## build 48
Design mainModule, start of the top module:
module mainModule(
		input clk, input reset,
		output [31:0] imem_addr, input [31:0] imem_data,
		output wb_alu_we, output [2:0] wb_alu_rd, output [31:0] wb_alu_data,
		output wb_mem_we, output [2:0] wb_mem_rd, output [7:0] wb_mem_data,
		output [3:0] flags
	);
Settings: LEC_CHECK=0, CAP_MARGIN=20, CORE_MARGIN=2, CORE_UTILIZATION=72, CTS_CLUSTER_SIZE=57, PLACE_DENSITY_LB_ADDON=0.0, SETUP_SLACK_MARGIN=-0.4, SLEW_MARGIN=20; clock period 5.17 ns.
run.sh (not shown) runs the stock make flow with config.mk's settings and CLKGATE_MAP_FILE=.
Build 48 finished every stage; the final checks, however, were not passed, the failures being negative setup slack.
Here is what was changed in the inputs of build 83 compared with build 48.
- PLACE_DENSITY_LB_ADDON: 0.0 -> unset
- CORE_UTILIZATION: 72 -> 40
- CTS_CLUSTER_SIZE: 57 -> unset
- SETUP_SLACK_MARGIN: -0.4 -> unset
- PLACE_DENSITY: unset -> 0.6
- the clock period (ns, I/O delays scaled along): 5.17 -> 11.5
## What came out
No stage failed in build 83, and the final checks on the layout all came back clean. Clock power was higher in the run labelled build 48. Met2 layer wire length in the routed design delta for build 83 relative to build 48: about 9% higher. Non-clock buffer instance count of the final layout shrinks by more than half when moving from build 48 to build 83. Build 48 has lower final wirelength than build 83. Build 83 vs build 48: area overhead of the layout relative to synthesis down.
Relative to build 83, the following input files were edited for build 68:
- CORE_UTILIZATION: 40 -> 55
- PLACE_DENSITY: 0.6 -> unset
- the clock period (ns, I/O delays scaled along): 11.5 -> 4.58
### Flow results
- Completing all stages was not enough for build 68: its layout failed the final checks because of negative setup slack.
- For standard cell core area, dividing the value from build 83 by the value from build 68 gives 1.4.
- Higher per-cell via count in the routed design among build 83 and build 68: build 68
- Diff build 83 -> build 68: final instance area now larger; setup slack now sits lower; met1 wire length went down by 3600 um.
- When build 68 is measured against build 83, its combinational fraction of the cell area turns out 2.7 points lower.

---

## red
Starting RTL as in the previous note.
Settings: LEC_CHECK=0, CAP_MARGIN=5, CORE_MARGIN=2, CORE_UTILIZATION=40, CTS_CLUSTER_DIAMETER=188, PLACE_DENSITY=0.6, SLEW_MARGIN=20; clock period 10.0 ns.
Modified inputs, blue compared to red
Settings: SETUP_SLACK_MARGIN: unset -> 0.43; CTS_CLUSTER_DIAMETER: 188 -> unset; CAP_MARGIN: 5 -> 20; the clock period (ns, I/O delays scaled along): 10.0 -> 8.25.
Results
blue and red ended up with roughly the same standby leakage power. Run comparison: blue critical path's slowest cell sky130_fd_sc_hd__or4_2; red critical path's slowest cell sky130_fd_sc_hd__dfxtp_1. Going from red to blue, routed wire length per instance up 0.78%, setup slack decreased 1.13 ns, power dissipated in sequential cells increased by about 20% relative to the old numbers, data arrival time of the critical path fell 0.59 ns, overall routed net length increased by 1200 µm relative to the old numbers. Going from red to blue, number of fillers in the final layout went up 29; global-route wire length before repair went up 810 µm; total power went up 2000 µW.
The following lists how green was set up differently from blue:
Settings: setting CTS_CLUSTER_SIZE to 37 for the first time; changing CORE_UTILIZATION from 40 to 70; removing SETUP_SLACK_MARGIN (formerly 0.43); changing the clock period (ns, I/O delays scaled along) from 8.25 to 5.0.
### Flow results
- Ran to the end and failed final checks on setup timing: green.
- Relative contribution of the clock network to total power (lower): green
- Minimum hold slack: blue vs green, no meaningful difference
- NOTE: core outline area in green falls short of that of blue
- Looking at path length in cells of the critical path, green sits 8.0% higher than blue does.
- Max freq blue -> green: improved
- In green, global-route usage is higher than in blue.
- Setup fix buffers added after clock tree synthesis was higher in green than in blue.
- Compared with blue, green shows number of tapcells lower by about 43%.
- Going from blue to green, depth of the worst register-to-register path grew by a little under 10%.
## Diff of input files: orange against green
Settings: a change of CORE_UTILIZATION from 70 to 60; a deleted CTS_CLUSTER_SIZE that had been 37; a change of the clock period (ns, I/O delays scaled along) from 5.0 to 6.5.
==> results <==
orange has completed all stages; timing, DRC and antenna checks passed.
The final report for green shows a completed flow and a layout that fails verification, specifically setup timing.
In orange the met1 layer usage reported by global route turned out 5.9 points lower than in green.
green → orange: non-clock buffer count -51%; portion of the clock cycle consumed by the worst path in the final layout shrank by 31 points; setup-violating endpoint count in the final report shows a reduction of 25.
orange vs green — largest fanout on the critical path rose 1.
Comparing orange and green, clock period minus worst slack is higher on green.
Row worst slack after detailed placement: orange higher / green lower
Between orange and green, it is orange whose worst-margin pin slew is higher, by 0.039 ns.
Going from green to orange, number of placed cells counting well taps shrinks by 135.
Sum of internal, switching and leakage power delta (orange − green): favourable
Setup changes, orange to purple
Settings: CORE_UTILIZATION: 60 -> 66; the clock period (ns, I/O delays scaled along): 6.5 -> 5.92.
==> comparison <==
- To summarise purple: no stage aborted, but the layout did not pass its checks, failing on setup timing.
- purple vs. orange: maximum frequency rose 7.1%, wire length of the first global-routing pass shows an increase of about 0.8%.
- Between orange and purple, the non-filler instance count after layout figures differ only marginally.
- Compared with orange, purple shows a higher combinational group share of total power.
- Taking purple as 1.0, orange lands at 1.11 on tapcell count.
- Compared with orange, purple shows a lower TritonCTS buffer count.

---

Setup of the previous run:
Starting RTL as in the previous note.
==> flow/config.mk <==
export PLATFORM = sky130hd
export DESIGN_NAME = mainModule
export DESIGN_NICKNAME = mainModule
export VERILOG_FILES = /design/flow/design.v
export SDC_FILE = /design/flow/constraint.sdc
export NUM_CORES = 4
export LEC_CHECK = 0
export ABC_AREA = 1
export CAP_MARGIN = 20
export CORE_MARGIN = 2
export CORE_UTILIZATION = 72
export CTS_CLUSTER_DIAMETER = 352
export CTS_CLUSTER_SIZE = 100
export PLACE_DENSITY = 0.41
export SETUP_SLACK_MARGIN = 1.0
export SLEW_MARGIN = 20
==> flow/constraint.sdc <==
create_clock -name core_clock -period 3.31 [get_ports {clk}]
set_input_delay 0.6620 -clock core_clock [delete_from_list [all_inputs] [get_ports {clk}]]
set_output_delay 0.6620 -clock core_clock [all_outputs]
set_load 0.01 [all_outputs]
The previous run failed in global routing (5_1_grt) with ODB-0269.
The inputs of the current run differ from those of the previous run as listed below.
- swapping 100 for 31 in CTS_CLUSTER_SIZE
- clearing PLACE_DENSITY, which used to be 0.41
- clearing CTS_CLUSTER_DIAMETER, which used to be 352
- swapping 1.0 for -0.4 in SETUP_SLACK_MARGIN
- clearing ABC_AREA, which used to be 1
- swapping 3.31 for 5.17 in the clock period (ns, I/O delays scaled along)
Notes after the runs:
From the logs: the current run reached the end of the flow and failed the layout checks with setup timing. Share of synthesized area occupied by flip-flops and latches, the previous run and the current run, lower one = the previous run. Against the previous run as the reference, the current run delivers a lower quantity of gates resized following cts. [the current run] placed cell count fell 12% relative to the previous run. Going from the previous run to the current run, mean instance size in the synthesized netlist grew by a little under 10%. Sort the previous run and the current run by total number of H-tree levels, ascending, and the previous run comes first. The final reports for the current run and the previous run show placed standard-cell area lower in the former. Against the previous run, the current run comes in 240 sq um lower on synthesized area.

---

job 5776:
mainModule again, from the RTL that the note above started with.
Settings: LEC_CHECK=0, CAP_MARGIN=20, CELL_PAD_IN_SITES_GLOBAL_PLACEMENT=0, CORE_MARGIN=2, CORE_UTILIZATION=72, CTS_CLUSTER_DIAMETER=177, HOLD_SLACK_MARGIN=-0.08, MAX_ROUTING_LAYER=met4, MIN_ROUTING_LAYER=met1, PLACE_DENSITY=0.64, SETUP_SLACK_MARGIN=-0.36, SLEW_MARGIN=20; clock period 4.58 ns.
STATUS run=job 5776 STAGES=ALL_DONE FINAL_CHECKS=FAILED CAUSE=negative setup slack
Changes in job 4240 relative to job 5776:
diff --git a/flow/config.mk b/flow/config.mk
--- a/flow/config.mk
+++ b/flow/config.mk
@@ -11,3 +11,2 @@
-export CORE_UTILIZATION = 72
-export CTS_CLUSTER_DIAMETER = 177
-export HOLD_SLACK_MARGIN = -0.08
+export CORE_UTILIZATION = 70
+export CTS_CLUSTER_DIAMETER = 245
@@ -17 +15,0 @@
-export SETUP_SLACK_MARGIN = -0.36
==> flow/constraint.sdc <==
create_clock -name core_clock -period 4.82 [get_ports {clk}]
set_input_delay 0.9640 -clock core_clock [delete_from_list [all_inputs] [get_ports {clk}]]
set_output_delay 0.9640 -clock core_clock [all_outputs]
set_load 0.01 [all_outputs]
--- outcome ---
- In job 4240 the implementation completed, yet the final layout does not meet the checks, the culprit being negative setup slack.
- Compared with job 5776, non-clock buffer count in job 4240 decreased slightly.
- Final critical-path share of the clock period: job 4240 and job 5776 compared, higher one is job 5776
- The setup slack of job 4240 is larger than that of job 5776.
- In job 4240 the effective utilization at floorplan turned out 1.8 points lower than in job 5776.
- Sort job 4240 and job 5776 by clock-buffer cell count asc -> top: job 5776
Modified inputs, job 9552 compared to job 4240
diff --git a/flow/config.mk b/flow/config.mk
--- a/flow/config.mk
+++ b/flow/config.mk
@@ -8 +8 @@
-export CAP_MARGIN = 20
+export CAP_MARGIN = 15
@@ -9,0 +10 @@
+export CORE_ASPECT_RATIO = 0.9
@@ -11 +12 @@
-export CORE_UTILIZATION = 70
+export CORE_UTILIZATION = 58
@@ -13 +13,0 @@
-export MAX_ROUTING_LAYER = met4
@@ -16,0 +17 @@
+export TNS_END_PERCENT = 15
==> flow/constraint.sdc <==
create_clock -name core_clock -period 2.66 [get_ports {clk}]
set_input_delay 0.5320 -clock core_clock [delete_from_list [all_inputs] [get_ports {clk}]]
set_output_delay 0.5320 -clock core_clock [all_outputs]
set_load 0.01 [all_outputs]
Findings:
- Looking at library cell contributing the largest single delay on the critical path, the or4_4 result is from job 4240; the or4_1 one comes from job 9552.
- Of job 4240 and job 9552, the run reporting the lower wire length was job 4240.
- More vias were needed by job 4240 than by job 9552.
- Minimum clock period up 0.15 ns in job 9552 wrt job 4240
- Taking job 4240 as the reference, in job 9552 register-to-register slack fell by 2.31 ns, power density over the cells rose by 78%, least setup slack across all paths after layout fell by 2.31 ns.
- The layout from job 9552, despite a flow that completed every stage, fails the layout checks, with the failing checks listed as negative setup slack.
diff inputs: job 9552 => job 8534
==> flow/config.mk <==
export PLATFORM = sky130hd
export DESIGN_NAME = mainModule
export DESIGN_NICKNAME = mainModule
export VERILOG_FILES = /design/flow/design.v
export SDC_FILE = /design/flow/constraint.sdc
export NUM_CORES = 4
export LEC_CHECK = 0
export CAP_MARGIN = 20
export CORE_MARGIN = 2
export CORE_UTILIZATION = 59
export SLEW_MARGIN = 20
==> flow/constraint.sdc <==
create_clock -name core_clock -period 4.58 [get_ports {clk}]
set_input_delay 0.9160 -clock core_clock [delete_from_list [all_inputs] [get_ports {clk}]]
set_output_delay 0.9160 -clock core_clock [all_outputs]
set_load 0.01 [all_outputs]
Findings:
- Re actual transition at the worst max-transition pin: job 9552 and job 8534 aren't equal, and the higher value belongs to job 8534.
- Number of setup violations in the final report: job 8534 lower than job 9552
- The layout from job 8534, despite a flow that completed every stage, fails the layout checks, with the failing checks listed as negative setup slack.
- Via count: job 8534 vs job 9552 down 1,038
- On job 8534: power is 17 mW lower than what job 9552 gave.
diff inputs: job 8534 => job 1201
diff --git a/flow/config.mk b/flow/config.mk
--- a/flow/config.mk
+++ b/flow/config.mk
@@ -10 +10,2 @@
-export CORE_UTILIZATION = 59
+export CORE_UTILIZATION = 40
+export PLACE_DENSITY = 0.6
==> flow/constraint.sdc <==
create_clock -name core_clock -period 8.25 [get_ports {clk}]
set_input_delay 1.6500 -clock core_clock [delete_from_list [all_inputs] [get_ports {clk}]]
set_output_delay 1.6500 -clock core_clock [all_outputs]
set_load 0.01 [all_outputs]
Results
- Job 1201 went all the way through synthesis, placement and routing and the layout is clean on timing, DRC and antenna.
- Compared with job 8534, in job 1201 minimum period implied by the final worst setup slack grew by 1.82 ns, final worst-path setup slack grew by 1.85 ns.
- Job 1201 against job 8534: overall track demand over capacity in global routing moved down, logic area shows a reduction of 4.0%, final cell count decreased by 80 relative to the old numbers.

---

JK:
Starting RTL as in the previous note.
clock: 3.31 ns
lec_check: 0
cap_margin: 20
core_aspect_ratio: 0.5
core_margin: 2
core_utilization: 72
cts_cluster_diameter: 352
cts_cluster_size: 100
place_density: 0.41
setup_slack_margin: 1.0
slew_margin: 20
5_1_grt: JK exited with error
#### Input delta (MS over JK)
- SETUP_SLACK_MARGIN changed from 1.0 to 0.5
- CTS_CLUSTER_SIZE changed from 100 to 14
- CTS_CLUSTER_DIAMETER removed (was 352)
- CORE_ASPECT_RATIO removed (was 0.5)
- PLACE_DENSITY changed from 0.41 to 0.6
- the clock period (ns, I/O delays scaled along) changed from 3.31 to 5.92
--- outcome ---
- Taking MS over JK, the total placed instance area ratio works out to 0.939.
- Height of the chip: MS > JK
- Sort MS and JK by number of resized instances in the post-cts repair step, ascending, and MS comes first.
- Completing all stages was not enough for MS: its layout failed the final checks because of setup timing.
- The die area of JK and that of MS are within noise of each other.
Inputs modified between MS and AL:
- CTS_CLUSTER_SIZE removed (was 14)
- SETUP_SLACK_MARGIN removed (was 0.5)
- CORE_UTILIZATION changed from 72 to 40
- the clock period (ns, I/O delays scaled along) changed from 5.92 to 10.0
==> results <==
Status for MS and AL: clean finish in AL only
As far as flip-flop and latch count goes, AL and MS are indistinguishable; the numbers are identical.
Compared with MS, in AL post-route standard cell area excluding fillers lost 1200 µm², routed wire length up 3.7%, post-synthesis share of cell area spent on and, or, nand and nor gates held.
Against MS, AL comes in 0.50 points higher on clock tree cell share of total cell area.

---

Starting RTL as in the previous note.
export LEC_CHECK = 0
export CAP_MARGIN = 20
export CELL_PAD_IN_SITES_GLOBAL_PLACEMENT = 1
export CORE_ASPECT_RATIO = 0.5
export CORE_MARGIN = 9
export CORE_UTILIZATION = 65
export CTS_CLUSTER_DIAMETER = 327
export CTS_CLUSTER_SIZE = 90
export HOLD_SLACK_MARGIN = 0.28
export MIN_ROUTING_LAYER = met1
export PLACE_DENSITY = 0.39
export SETUP_SLACK_MARGIN = 0.82
export SLEW_MARGIN = 20
export TNS_END_PERCENT = 20
create_clock -name core_clock -period 6.96 [get_ports {clk}]
The baseline died in global placement without I/O, error GPL-0301.
Edit:
- CELL_PAD_IN_SITES_GLOBAL_PLACEMENT: 1 -> unset
- CORE_ASPECT_RATIO: 0.5 -> unset
- CORE_MARGIN: 9 -> 2
- CORE_UTILIZATION: 65 -> 70
- CTS_CLUSTER_DIAMETER: 327 -> unset
- CTS_CLUSTER_SIZE: 90 -> 31
- HOLD_SLACK_MARGIN: 0.28 -> unset
- MIN_ROUTING_LAYER: met1 -> unset
- PLACE_DENSITY: 0.39 -> unset
- SETUP_SLACK_MARGIN: 0.82 -> unset
- TNS_END_PERCENT: 20 -> unset
- clock period: 6.96 -> 5.87 ns (I/O delays scaled with it)
This time the run completed and failed the layout checks on setup timing.
Die area goes down by about a fifth.
Synthesized cell count is unchanged.
Synthesized area stays the same.
Edit:
- MAX_ROUTING_LAYER: unset -> met4
- SETUP_SLACK_MARGIN: unset -> 1.15
- clock period: 5.87 -> 4.58 ns (I/O delays scaled with it)
- The new run reached the layout checks and failed them: setup timing
- area after synthesis is unchanged
- cell area grows by 9.7%
- hold slack improved by 0.018 ns
- setup slack degrades by 1.4 ns
- count of clock-buffer cells in the layout fell by 6
- clock power goes up by 35%
- final cell count rose by 6.3%
- combinational power goes up by 57%
- die area is unchanged
- flip-flop count is unchanged
- clock skew shrinks by 0.0092 ns

---

mainModule again, from the RTL that the note above started with.
==> flow/config.mk <==
export PLATFORM = sky130hd
export DESIGN_NAME = mainModule
export DESIGN_NICKNAME = mainModule
export VERILOG_FILES = /design/flow/design.v
export SDC_FILE = /design/flow/constraint.sdc
export NUM_CORES = 4
export LEC_CHECK = 0
export CAP_MARGIN = 20
export CELL_PAD_IN_SITES_GLOBAL_PLACEMENT = 0
export CORE_ASPECT_RATIO = 0.91
export CORE_MARGIN = 2
export CORE_UTILIZATION = 58
export CTS_CLUSTER_DIAMETER = 33
export MIN_ROUTING_LAYER = met1
export PLACE_DENSITY = 0.64
export SLEW_MARGIN = 20
export TNS_END_PERCENT = 15
==> flow/constraint.sdc <==
create_clock -name core_clock -period 2.66 [get_ports {clk}]
set_input_delay 0.5320 -clock core_clock [delete_from_list [all_inputs] [get_ports {clk}]]
set_output_delay 0.5320 -clock core_clock [all_outputs]
set_load 0.01 [all_outputs]
The first run finished but failed the layout checks on negative setup slack.
==> next run, changes <==
CORE_ASPECT_RATIO = unset   (was 0.91)
CORE_UTILIZATION = 70   (was 58)
CTS_CLUSTER_DIAMETER = 245   (was 33)
HOLD_SLACK_MARGIN = -0.09   (was unset)
MAX_ROUTING_LAYER = met4   (was unset)
SETUP_SLACK_MARGIN = 0.52   (was unset)
TNS_END_PERCENT = unset   (was 15)
clock period = 4.58 ns   (was 2.66 ns; I/O delays follow)
=>
- The new run ran to the end with violations: negative setup slack
- wire length drops by 7.4%
- register-to-register slack gains 2.1 ns
- setup slack gains 2.1 ns
- maximum frequency climbs by 3.2%
- power drops by 52%
==> next run, changes <==
CORE_ASPECT_RATIO = 0.98   (was unset)
CORE_UTILIZATION = 58   (was 70)
HOLD_SLACK_MARGIN = unset   (was -0.09)
MAX_ROUTING_LAYER = unset   (was met4)
SETUP_SLACK_MARGIN = 0.7   (was 0.52)
TNS_END_PERCENT = 15   (was unset)
clock period = 2.66 ns   (was 4.58 ns; I/O delays follow)
- The changed run completed and failed the layout checks on negative setup slack
- wire length rose by 6.3%
- clock skew fell by 0.0042 ns
- die size rose by 20%
==> next run, changes <==
CORE_ASPECT_RATIO = unset   (was 0.98)
CORE_UTILIZATION = 72   (was 58)
MAX_ROUTING_LAYER = met4   (was unset)
SETUP_SLACK_MARGIN = 1.57   (was 0.7)
TNS_END_PERCENT = unset   (was 15)
clock period = 5.95 ns   (was 2.66 ns; I/O delays follow)
The new run finished but failed the layout checks on negative setup slack.
Final cell count falls by 11%.
Via count falls by 2.5%.
Design area falls by 13%.
Die area falls by 19%.
Routed wire length falls by 7.2%.
Clock skew hardly moves.
Worst setup slack is better by 3.1 ns.
Area after synthesis stays the same.
Hold slack is better by 0.012 ns.
No activity file was given, so power comes from the tool's default toggle rates.
